==> v28 <==
Design alu, start of the top module:
module alu(input read,write,dig1,dig2,dig3,dig4,rst,clk,rev,exec,sign, output o1,o2,o3,o4, output [0:6] bcd);
Settings: LEC_CHECK=0, ABC_AREA=1, CAP_MARGIN=20, CELL_PAD_IN_SITES_DETAIL_PLACEMENT=1, CORE_MARGIN=2, CORE_UTILIZATION=40, CTS_CLUSTER_DIAMETER=149, GPL_ROUTABILITY_DRIVEN=0, GPL_TIMING_DRIVEN=1, HOLD_SLACK_MARGIN=0.01, MIN_ROUTING_LAYER=met2, PLACE_DENSITY_LB_ADDON=0.19, SLEW_MARGIN=20, TNS_END_PERCENT=75; clock period 12.2 ns.
run.sh (not shown) runs the stock make flow with config.mk's settings and CLKGATE_MAP_FILE=.
==> inputs of v7, as changes to v28 <==
Settings changed: ABC_AREA 1 to 0, CELL_PAD_IN_SITES_DETAIL_PLACEMENT 1 to not set, CORE_ASPECT_RATIO set to 0.5, CORE_UTILIZATION 40 to 72, CTS_CLUSTER_DIAMETER 149 to 354, CTS_CLUSTER_SIZE set to 13, GPL_ROUTABILITY_DRIVEN 0 to not set, GPL_TIMING_DRIVEN 1 to not set, HOLD_SLACK_MARGIN 0.01 to not set, MIN_ROUTING_LAYER met2 to not set, PLACE_DENSITY_LB_ADDON 0.19 to 0.12, SETUP_SLACK_MARGIN set to 1.34, TNS_END_PERCENT 75 to not set.
==> flow/constraint.sdc (replaced) <==
create_clock -name core_clock -period 4.6 [get_ports {clk}]
set_input_delay 0.9200 -clock core_clock [delete_from_list [all_inputs] [get_ports {clk}]]
set_output_delay 0.9200 -clock core_clock [all_outputs]
set_load 0.01 [all_outputs]
==> inputs of v16, as changes to v28 <==
Settings changed: ABC_AREA 1 to not set, CELL_PAD_IN_SITES_DETAIL_PLACEMENT 1 to not set, CORE_UTILIZATION 40 to 45, CTS_CLUSTER_DIAMETER 149 to not set, GPL_ROUTABILITY_DRIVEN 0 to not set, GPL_TIMING_DRIVEN 1 to not set, HOLD_SLACK_MARGIN 0.01 to not set, MIN_ROUTING_LAYER met2 to not set, PLACE_DENSITY_LB_ADDON 0.19 to not set, TNS_END_PERCENT 75 to not set.
==> flow/constraint.sdc (replaced) <==
create_clock -name core_clock -period 8.04 [get_ports {clk}]
set_input_delay 1.6080 -clock core_clock [delete_from_list [all_inputs] [get_ports {clk}]]
set_output_delay 1.6080 -clock core_clock [all_outputs]
set_load 0.01 [all_outputs]
==> run summary <==
The layout was made with Yosys and OpenROAD.

The number of filler instances in the final layout is about 9300. The per-cell via count in the routed design is a little under 6. The clock latency reported for the late side of the worst-skew pair is about 700 ps. The clock period could shrink to 7720 ps. Counting cells, the worst reg-to-reg path comes to 19.

The flow ran to the end and the layout has no timing, DRC or antenna violations.
[end of results for v16]
==> run summary <==
Results of an implementation run.

The met2 demand-to-capacity share in global routing is around 86%. The flow did not finish. Per the CTS log, the root buffer master is sky130_fd_sc_hd__clkbuf_16.

The tool reported: "[ERROR GRT-0232] Routing congestion too high. Check the congestion heatmap in the GUI". The halt point of the flow is global routing.
[end of results for v7]
==> run summary <==
The layout was made with Yosys and OpenROAD.

The number of filler instances in the final layout is 14100. In the global route stage, met1 resource usage came out at 0%. The time the worst path needs with I/O delays and setup is between 7000 and 8000 ps.

The routed design shows a via density per instance of ~7.4. For the worst-skew pair, the clock arrives at the later sink with an insertion delay of about 800 ps. The run finished with no timing, DRC or antenna violations. Logic depth along the worst register-to-register path is recorded as 19.
[end of results for v28]

* * *

==> job 1546 <==
Starting RTL as in the previous note.
Settings: LEC_CHECK=0, ABC_AREA=1, CAP_MARGIN=20, CORE_MARGIN=2, CORE_UTILIZATION=72, CTS_CLUSTER_SIZE=72, HOLD_SLACK_MARGIN=0.29, PLACE_DENSITY_LB_ADDON=0.06, SETUP_SLACK_MARGIN=1.64, SLEW_MARGIN=20; clock period 5.62 ns.
==> job 6305 (differences from job 1546) <==
Settings changed: ABC_AREA 1 to default, CELL_PAD_IN_SITES_DETAIL_PLACEMENT from default to 1, CORE_UTILIZATION 72 to 28, CTS_CLUSTER_SIZE 72 to 21, HOLD_SLACK_MARGIN 0.29 to default, PLACE_DENSITY_LB_ADDON 0.06 to 0.02, SETUP_SLACK_MARGIN 1.64 to 0.22, SLEW_MARGIN 20 to 0.
==> flow/constraint.sdc (replaced) <==
create_clock -name core_clock -period 10.1 [get_ports {clk}]
set_input_delay 2.0200 -clock core_clock [delete_from_list [all_inputs] [get_ports {clk}]]
set_output_delay 2.0200 -clock core_clock [all_outputs]
set_load 0.01 [all_outputs]
==> job 2894 (differences from job 1546) <==
Settings changed: ABC_AREA 1 to default, CORE_UTILIZATION 72 to 70, CTS_CLUSTER_SIZE 72 to default, HOLD_SLACK_MARGIN 0.29 to default, PLACE_DENSITY_LB_ADDON 0.06 to 0.0, SETUP_SLACK_MARGIN 1.64 to default.
==> flow/constraint.sdc (replaced) <==
create_clock -name core_clock -period 5.86 [get_ports {clk}]
set_input_delay 1.1720 -clock core_clock [delete_from_list [all_inputs] [get_ports {clk}]]
set_output_delay 1.1720 -clock core_clock [all_outputs]
set_load 0.01 [all_outputs]
==> results <==
Combinational fraction of the cell area: job 2894 35.5%; job 1546 34.1%; job 6305 33.9%
Status: job 2894 finished with violations; job 1546 finished with violations; job 6305 complete, no violations
Reasons for failing layout checks: job 2894 setup timing; job 1546 setup timing; job 6305 -
Final Cell Area: job 2894 55300 um2; job 1546 57800 um2; job 6305 57000 um2
Detailed-route via count: job 2894 37000; job 1546 40900; job 6305 31900
Yosys cell count: job 2894 3756; job 1546 5261; job 6305 3756
Maximum cell stage delay along the critical path: job 2894 390 ps; job 1546 380 ps; job 6305 480 ps
Number of endpoints failing setup at the final stage: job 2894 6; job 1546 3; job 6305 0
Post-synth seq share: job 2894 58.6%; job 1546 57.8%; job 6305 58.6%
Count of unique library cells instantiated by Yosys: job 2894 95; job 1546 57; job 6305 95
Fp util: job 2894 70.8%; job 1546 73.1%; job 6305 28.2%
Clock latency reported for the late side of the worst-skew pair: job 2894 710 ps; job 1546 710 ps; job 6305 760 ps
Vias in the first global route: job 2894 35600; job 1546 38900; job 6305 33800
FILL cells: job 2894 3688; job 1546 3757; job 6305 18600
Pin count of the biggest net entering global routing: job 2894 95; job 1546 158; job 6305 95
Count of TritonRoute iterations in the first routing pass: job 2894 12; job 1546 9; job 6305 7
